==> run a <==
Design TOP_VIEW, start of the top module:
module TOP_VIEW#(parameter alu_width =16)
(
  input wire [alu_width-1:0]    A,B,
  input wire                    clk,rst,
  input wire [3:0]              alu_fun,
  output wire                   arith_flag,carry_out,logic_flag,comp_flag,shift_flag,
  output wire [alu_width-1:0]   arith_out,logic_out,comp_out,shift_out
  );
clock: 20.0 ns
lec_check: 0
abc_area: 1
cap_margin: 20
core_margin: 2
core_utilization: 58
cts_cluster_diameter: 52
setup_slack_margin: 5.0
slew_margin: 20
tns_end_percent: 65
run.sh (not shown) runs the stock make flow with config.mk's settings and CLKGATE_MAP_FILE=.
==> inputs of run b, as changes to run a <==
Settings changed: ABC_AREA 1 to not set, CORE_UTILIZATION 58 to 70, SETUP_SLACK_MARGIN 5.0 to not set, TNS_END_PERCENT 65 to 5.
==> flow/constraint.sdc (replaced) <==
create_clock -name core_clock -period 35.0 [get_ports {clk}]
set_input_delay 7.0000 -clock core_clock [delete_from_list [all_inputs] [get_ports {clk}]]
set_output_delay 7.0000 -clock core_clock [all_outputs]
set_load 0.01 [all_outputs]
==> results <==
item                                                                                    run a                  run b
Run status                                                         complete, but fails checks  timing/DRC/antenna clean
Layout check failures                                                            setup timing                      -
Internal power consumption                                                           757.7 uW               382.1 uW
Clk tree area frac                                                                    0.5822%                0.8226%
Static Leakage                                                                     0.01296 uW            0.008956 uW
Post-layout total power                                                               1611 uW               795.0 uW
Seq group                                                                              122 uW                68.9 uW
Sequential power share                                                                   7.6%                   8.7%
Largest fanout on the critical path                                                         8                     15
Final instance area                                                                 23850 um2              18710 um2
Largest net degree at the start of global routing                                          55                     90
Top cell by count, worst path                                        sky130_fd_sc_hd__nand2_2  sky130_fd_sc_hd__ha_1
Die y size                                                                           170.9 um               156.2 um
Final setup violation count                                                                 5                      0
Share of total power consumed by net switching                                         52.95%                 51.93%
Iteration tally of the first detailed-router pass                                           9                      6
OpenROAD warning count                                                                     66                     63
Worst relative slew slack                                                              29.18%                 23.36%
P_comb                                                                                1400 uW                 673 uW
Area growth from synthesis to layout                                                   47.58%                 15.37%
Total negative setup slack                                                          -30.75 ns                   0 ns
Detailed placement HPWL                                                              44580 um               42440 um
Detailed router's first-iteration violation count                                        2514                   1693
Fraction of synthesized cell area taken by the top area cell type                      19.43%                 19.37%
Placed inst area                                                                    20860 um2              17810 um2
Core area                                                                           27630 um2              22710 um2

---

==> exp/nickel <==
TOP_VIEW again, from the RTL that the note above started with.
clock: 36.0 ns
lec_check: 0
cap_margin: 20
core_aspect_ratio: 1.82
core_margin: 2
core_utilization: 40
cts_cluster_diameter: 356
cts_cluster_size: 100
max_routing_layer: met4
slew_margin: 20
tns_end_percent: 5
==> exp/amber: changes against exp/nickel <==
CELL_PAD_IN_SITES_DETAIL_PLACEMENT = 2   (was unset)
CELL_PAD_IN_SITES_GLOBAL_PLACEMENT = 2   (was unset)
CORE_ASPECT_RATIO = 1.4   (was 1.82)
CORE_MARGIN = 4   (was 2)
CORE_UTILIZATION = 60   (was 40)
CTS_CLUSTER_DIAMETER = 341   (was 356)
CTS_CLUSTER_SIZE = 73   (was 100)
GPL_ROUTABILITY_DRIVEN = 0   (was unset)
GPL_TIMING_DRIVEN = 0   (was unset)
MIN_ROUTING_LAYER = met2   (was unset)
TNS_END_PERCENT = 85   (was 5)
==> exp/delta: changes against exp/nickel <==
CELL_PAD_IN_SITES_DETAIL_PLACEMENT = 2   (was unset)
CELL_PAD_IN_SITES_GLOBAL_PLACEMENT = 2   (was unset)
CORE_ASPECT_RATIO = 1.4   (was 1.82)
CORE_MARGIN = 9   (was 2)
CORE_UTILIZATION = 60   (was 40)
CTS_CLUSTER_DIAMETER = unset   (was 356)
CTS_CLUSTER_SIZE = unset   (was 100)
GPL_ROUTABILITY_DRIVEN = 0   (was unset)
MIN_ROUTING_LAYER = met2   (was unset)
TNS_END_PERCENT = unset   (was 5)
==> reports/metrics.yaml <==
status:
  lastStage: "3_1_place_gp_skip_io"
  error_line: "[ERROR GPL-0301] Utilization 111.182 % exceeds 100%."
  status: "did not finish"
floorplanning:
  floorplan.core_util: 0.6151
# the run above: exp/delta

==> reports/metrics.yaml <==
floorplanning:
  fp.dieH_microns: 275.6
synth:
  ys_types: 103
pwr:
  p_comb_mw: 0.641
status:
  status: "timing/DRC/antenna clean"
placement:
  dp_slack_ps: -845.9
global_route:
  grt_use_total: 0.2985
cts:
  cts-root-buf: "clkbuf_16"
# the run above: exp/nickel

==> reports/metrics.yaml <==
synth:
  ys_cells: 2054
  ys_seq_elements: 54
  ys_types: 103
status:
  error_line: "[ERROR GPL-0301] Utilization 111.182 % exceeds 100%."
  lastStage: "3_1_place_gp_skip_io"
  status: "did not finish"
floorplanning:
  floorplan.core_util: 0.6151
# the run above: exp/amber


---

==> 09-18 <==
==> flow/design.v <==
module DECODER_UNIT
(input wire [1:0]            alu_fun,
output reg arith_enable,logic_enable,comp_enable,shift_enable);
  always@(*)
  begin
    arith_enable = 1'b0;
    logic_enable = 1'b0;
    comp_enable = 1'b0;
    shift_enable = 1'b0;
    case(alu_fun)
      4'b00:arith_enable = 1'b1;
      4'b01:logic_enable = 1'b1;
      4'b10:comp_enable = 1'b1;
      4'b11:shift_enable = 1'b1;
      default: begin
            arith_enable = 1'b0;
            logic_enable = 1'b0;
            comp_enable =1'b 0;
            shift_enable = 1'b0;
        end
      endcase
  end
endmodule
module ARITHMATIC_UNIT#(parameter alu_width =16)
(
  input wire [alu_width-1:0]  A,B,
  input wire                  clk,rst,
  input wire arith_enable,
  input wire [1:0]            alu_fun,
  output reg                  arith_flag,carry_out,
  output reg [alu_width-1:0]  arith_out);
reg [alu_width:0] arith_out_reg;
wire carry_out_reg;
reg arith_flag_reg;  
always@(posedge clk or negedge rst)
begin
  if(!rst)
    begin
    arith_out <= 16'b0;
    carry_out <= 16'b0;
    arith_flag <= 16'b0;
    end
  else
   begin
    arith_out <= arith_out_reg[alu_width-1:0];
    carry_out <= carry_out_reg;
    arith_flag <= arith_flag_reg;
   end 
end
always@(*)
  begin
    arith_out_reg   = 1'b0  ;
    arith_flag_reg  = 1'b0 ;
      if(arith_enable)
        begin
    case(alu_fun)  
    4'b00:begin
    arith_out_reg   = A+B  ;
    arith_flag_reg  = 1'b1 ;
            end
    4'b01:begin
    arith_out_reg   = A-B  ;
    arith_flag_reg  = 1'b1 ;
           end
    4'b10:begin
    arith_out_reg   = A*B  ;
    arith_flag_reg  = 1'b1 ;
            end
    4'b11:begin
    arith_out_reg   = (B == 0) ? {1'b0, {alu_width{1'b1}}} : A/B  ;
    arith_flag_reg  = 1'b1 ;
           end
          endcase
          end    
end
assign carry_out_reg = arith_out_reg[alu_width] ;
endmodule
module LOGIC_UNIT#(parameter alu_width =16)
(
  input wire [alu_width-1:0]  A,B,
  input wire                  clk,rst,
  input wire logic_enable,
  input wire [1:0]            alu_fun,
  output reg                  logic_flag,
  output reg [alu_width-1:0]  logic_out);
reg [alu_width-1:0] logic_out_reg;
reg logic_flag_reg;
always @ (posedge clk or negedge rst)
 begin 
   if (!rst)
     begin
      logic_out  <= 'b0 ;
      logic_flag <= 'b0 ;	
	 end
   else
     begin   
      logic_out  <= logic_out_reg ;
      logic_flag <= logic_flag_reg ;
	 end
 end	
always@(*)
begin
    logic_out_reg  = 1'b0  ;
    logic_flag_reg = 1'b0 ;
    if(logic_enable)
        begin
    case(alu_fun)  
    4'b00:begin
    logic_out_reg   = A&B  ;
    logic_flag_reg  = 1'b1 ;
            end
    4'b01:begin
    logic_out_reg   = A|B  ;
    logic_flag_reg  = 1'b1 ;
           end
    4'b10:begin
    logic_out_reg   = ~(A&B) ;
    logic_flag_reg  = 1'b1 ;
            end
    4'b11:begin
    logic_out_reg   = ~(A|B) ;
    logic_flag_reg  = 1'b1 ;
           end
          endcase
          end            
end 
endmodule
module comparsion_unit#(parameter alu_width =16)
(
  input wire [alu_width-1:0]  A,B,
  input wire                  clk,rst,
  input wire comp_enable,
  input wire [1:0]            alu_fun,
  output reg                  comp_flag,
  output reg [alu_width-1:0]  comp_out);
reg comp_out_reg ;
reg  comp_flag_reg ;
always @ (posedge clk or negedge rst)
 begin 
   if (!rst)
     begin
      comp_out  <= 'b0 ;
      comp_flag <= 'b0 ;	
	 end
   else
     begin   
      comp_out  <= comp_out_reg ;
      comp_flag <= comp_flag_reg ;
	 end
 end
always@(*)
    begin
      comp_out_reg = 1'b0;
      comp_flag_reg = 1'b0;
      if(comp_enable)
        begin
  case(alu_fun)
      4'b00:begin
      comp_out_reg = 1'b0;
      comp_flag_reg = 1'b1;
      end 
      4'b01:begin
        comp_flag_reg  = 1'b1;
        if(A==B)
           begin
    comp_out_reg = 1'b1;
          end
       else
          begin
    comp_out_reg   = 1'b0;
          end
        end
    4'b10:begin
      comp_flag_reg  = 1'b1 ;
      if(A > B)
        begin
    comp_out_reg   = 1'b1;
        end
    else
        begin
    comp_out_reg   = 1'b0;
        end
        end
    4'b11:begin
      comp_flag_reg  = 1'b1;
      if(A < B)
          begin
    comp_out_reg   = 16'b1;
          end
    else
          begin
    comp_out_reg   = 1'b0;
          end
      end
   endcase
          end
   end
  endmodule
module shift_unit#(parameter alu_width =16)
(
  input wire [alu_width-1:0]  A,B,
  input wire                  clk,rst,
  input wire                shift_enable,
  input wire [1:0]            alu_fun,
  output reg                  shift_flag,
  output reg [alu_width-1:0]  shift_out);
reg [alu_width-1:0]  shift_out_reg ;
reg shift_flag_reg ;
always @ (posedge clk or negedge rst)
 begin 
   if (!rst)
     begin
      shift_out  <= 'b0 ;
      shift_flag <= 'b0 ;	
	 end
   else
     begin   
      shift_out  <= shift_out_reg ;
      shift_flag <= shift_flag_reg ;
	 end
 end
   always@(*)
begin
        shift_out_reg = 1'b0;
        shift_flag_reg = 1'b0;
      if(shift_enable)
        begin
      case(alu_fun)  
        4'b00:begin
        shift_flag_reg = 1'b1;
        shift_out_reg = A >> 1;
        end
        4'b01:begin
        shift_out_reg = A << 1;
        shift_flag_reg = 1'b1;
        end
        4'b10:begin
        shift_flag_reg = 1'b1;
        shift_out_reg = B >> 1;
         end
        4'b11:begin
        shift_flag_reg = 1'b1;
        shift_out_reg = B << 1;
        end
      endcase
end
end 
endmodule
module TOP_VIEW#(parameter alu_width =16)
(
  input wire [alu_width-1:0]    A,B,
  input wire                    clk,rst,
  input wire [3:0]              alu_fun,
  output wire                   arith_flag,carry_out,logic_flag,comp_flag,shift_flag,
  output wire [alu_width-1:0]   arith_out,logic_out,comp_out,shift_out
  );
wire                  comp_enable ;
wire                  shift_enable ;
wire                  logic_enable ;
wire                  arith_enable ;
  DECODER_UNIT U_decoder(
  .alu_fun(alu_fun[3:2]),
  .arith_enable(arith_enable),
  .logic_enable(logic_enable),
  .shift_enable(shift_enable),
  .comp_enable(comp_enable)
  );
  ARITHMATIC_UNIT U_arithmatic(
  .A(A),
  .arith_enable(arith_enable),
  .B(B),
  .clk(clk),
  .rst(rst),
  .alu_fun(alu_fun[1:0]),
  .arith_out(arith_out),
  .arith_flag(arith_flag),
  .carry_out(carry_out)
  );
   LOGIC_UNIT U_logic(
  .A(A),
  .logic_enable(logic_enable),
  .B(B),
  .clk(clk),
  .rst(rst),
  .alu_fun(alu_fun[1:0]),
  .logic_out(logic_out),
  .logic_flag(logic_flag)
   );
   comparsion_unit U_comp (
  .A(A),
  .comp_enable(comp_enable),
  .B(B),
  .clk(clk),
  .rst(rst),
  .alu_fun(alu_fun[1:0]),
  .comp_out(comp_out),
  .comp_flag(comp_flag)
  );
  shift_unit U_shift(
  .A(A),
  .shift_enable(shift_enable),
  .B(B),
  .clk(clk),
  .rst(rst),
  .alu_fun(alu_fun[1:0]),
  .shift_out(shift_out),
  .shift_flag(shift_flag)
  );
endmodule
==> flow/run.sh <==
#!/bin/bash
# the make line also repeats each setting of config.mk as NAME=value (left out here)
make -C /OpenROAD-flow-scripts/flow DESIGN_CONFIG=/design/flow/config.mk WORK_HOME=/design/flow/orfs CLKGATE_MAP_FILE= finish
==> flow/config.mk <==
export PLATFORM = sky130hd
export DESIGN_NAME = TOP_VIEW
export DESIGN_NICKNAME = TOP_VIEW
export VERILOG_FILES = /design/flow/design.v
export SDC_FILE = /design/flow/constraint.sdc
export NUM_CORES = 4
export LEC_CHECK = 0
export ABC_AREA = 1
export CAP_MARGIN = 20
export CORE_MARGIN = 2
export CORE_UTILIZATION = 65
export CTS_CLUSTER_DIAMETER = 52
export PLACE_DENSITY_LB_ADDON = 0.03
export SETUP_SLACK_MARGIN = 5.0
export SLEW_MARGIN = 20
export TNS_END_PERCENT = 65
==> flow/constraint.sdc <==
create_clock -name core_clock -period 32.6 [get_ports {clk}]
set_input_delay 6.5200 -clock core_clock [delete_from_list [all_inputs] [get_ports {clk}]]
set_output_delay 6.5200 -clock core_clock [all_outputs]
set_load 0.01 [all_outputs]
==> inputs of 05-24, as changes to 09-18 <==
Settings changed: ABC_AREA 1 to not set, CORE_UTILIZATION 65 to 40, CTS_CLUSTER_DIAMETER 52 to 398, CTS_CLUSTER_SIZE set to 98, PLACE_DENSITY_LB_ADDON 0.03 to not set, SETUP_SLACK_MARGIN 5.0 to not set, TNS_END_PERCENT 65 to 5.
==> flow/constraint.sdc (replaced) <==
create_clock -name core_clock -period 36.0 [get_ports {clk}]
set_input_delay 7.2000 -clock core_clock [delete_from_list [all_inputs] [get_ports {clk}]]
set_output_delay 7.2000 -clock core_clock [all_outputs]
set_load 0.01 [all_outputs]
==> inputs of 08-07, as changes to 09-18 <==
Settings changed: ABC_AREA 1 to not set, CORE_UTILIZATION 65 to 68, CTS_CLUSTER_DIAMETER 52 to 224, CTS_CLUSTER_SIZE set to 37, PLACE_DENSITY_LB_ADDON 0.03 to not set, SETUP_SLACK_MARGIN 5.0 to -1.87, TNS_END_PERCENT 65 to not set.
==> flow/constraint.sdc (replaced) <==
create_clock -name core_clock -period 25.3 [get_ports {clk}]
set_input_delay 5.0600 -clock core_clock [delete_from_list [all_inputs] [get_ports {clk}]]
set_output_delay 5.0600 -clock core_clock [all_outputs]
set_load 0.01 [all_outputs]
==> deck_impl_summary.md <==
Physical Implementation Snapshot

Placement
  • Placed cell count: 2855

Floorplan
  • Die x size: 158 um
  • Chip area: roughly 25000 um2
  • Die Ht: ~160 um

Status
  • Fail Step: 4_1_cts
  • Stop err: [ERROR DPL-0033] detailed placement checks failed during check placement.
  • Status: stopped before the end

Synthesis
  • XOR/XNOR Area Share: 7.94%
  • Most instantiated library cell after synthesis: ha_1
  • Ao+oa area frac: 19.3%
That was 08-07.
==> deck_impl_summary.md <==
Physical Implementation Snapshot

Status
  • Status: stopped before the end
  • Fail Step: 5_1_grt
  • Stop err: [ERROR GRT-0232] Routing congestion too high. Check the congestion heatmap in the GUI.

Placement
  • Placed cell count: ~2800

Floorplan
  • Chip area: 26100 um2
  • Die x size: 162 um

Synthesis
  • XOR/XNOR Area Share: 6.94%
  • Ao+oa area frac: 16.9%
  • Most instantiated library cell after synthesis: nand2_1
That was 09-18.
==> deck_impl_summary.md <==
Key Metrics from the Run

Synthesis
  • XOR/XNOR Area Share: 7.94%
  • Post-Syn Area per Cell: 7.89 um2
  • Ao+oa area frac: about a fifth

Floorplan
  • Die x size: 205 um
  • Die Ht: 205 um
  • Chip area: 42200 um2
  • FP Util: between 40% and 50%

Status
  • Status: timing/DRC/antenna clean

Detailed routing
  • Vias post-DR: 15800

Placement
  • Placed cell count: approximately 2700
That was 05-24.

---

==> run P <==
Starts from the design.v that is shown in full above.
clock: 22.0 ns
lec_check: 0
cap_margin: 25
core_margin: 10
core_utilization: 40
cts_cluster_diameter: 240
gpl_routability_driven: 1
gpl_timing_driven: 0
hold_slack_margin: 0.23
max_routing_layer: met4
min_routing_layer: met2
place_density_lb_addon: 0.23
setup_slack_margin: 4.03
slew_margin: 25
tns_end_percent: 35
==> inputs of run H, as changes to run P <==
Settings changed: CAP_MARGIN 25 to 20, CORE_MARGIN 10 to 2, CTS_CLUSTER_DIAMETER 240 to 20, GPL_ROUTABILITY_DRIVEN 1 to unset, GPL_TIMING_DRIVEN 0 to unset, HOLD_SLACK_MARGIN 0.23 to unset, MIN_ROUTING_LAYER met2 to unset, PLACE_DENSITY_LB_ADDON 0.23 to unset, SETUP_SLACK_MARGIN 4.03 to 5.0, SLEW_MARGIN 25 to 20, TNS_END_PERCENT 35 to unset.
==> flow/constraint.sdc (replaced) <==
create_clock -name core_clock -period 36.0 [get_ports {clk}]
set_input_delay 7.2000 -clock core_clock [delete_from_list [all_inputs] [get_ports {clk}]]
set_output_delay 7.2000 -clock core_clock [all_outputs]
set_load 0.01 [all_outputs]
==> inputs of run A, as changes to run P <==
Settings changed: CAP_MARGIN 25 to 20, CORE_MARGIN 10 to 2, CORE_UTILIZATION 40 to 57, CTS_CLUSTER_DIAMETER 240 to unset, GPL_ROUTABILITY_DRIVEN 1 to unset, GPL_TIMING_DRIVEN 0 to unset, HOLD_SLACK_MARGIN 0.23 to unset, MAX_ROUTING_LAYER met4 to unset, MIN_ROUTING_LAYER met2 to unset, PLACE_DENSITY_LB_ADDON 0.23 to unset, SETUP_SLACK_MARGIN 4.03 to 4.61, SLEW_MARGIN 25 to 20, TNS_END_PERCENT 35 to unset.
==> flow/constraint.sdc (replaced) <==
create_clock -name core_clock -period 18.0 [get_ports {clk}]
set_input_delay 3.6000 -clock core_clock [delete_from_list [all_inputs] [get_ports {clk}]]
set_output_delay 3.6000 -clock core_clock [all_outputs]
set_load 0.01 [all_outputs]
==> summary of the runs <==
Run H finished clean. Run A finished with setup timing left. Run P finished but failed the layout checks on setup timing.
Sequential power: run A > run P > run H.
Via count, lowest first: run H, run A, run P.
Routed wire length: run A > run P > run H.
Between run H and run P, the lower final cell count is in run H (gap 0.72%, measured against run P).
Hold slack, highest first: run H, run P, run A.
Between run H and run P, the lower clock power is in run H (gap about 50%, measured against run P).
First-iteration DRC count, highest first: run P, run A, run H.
Power figures rest on the tool's default switching activity, not on a simulated workload.
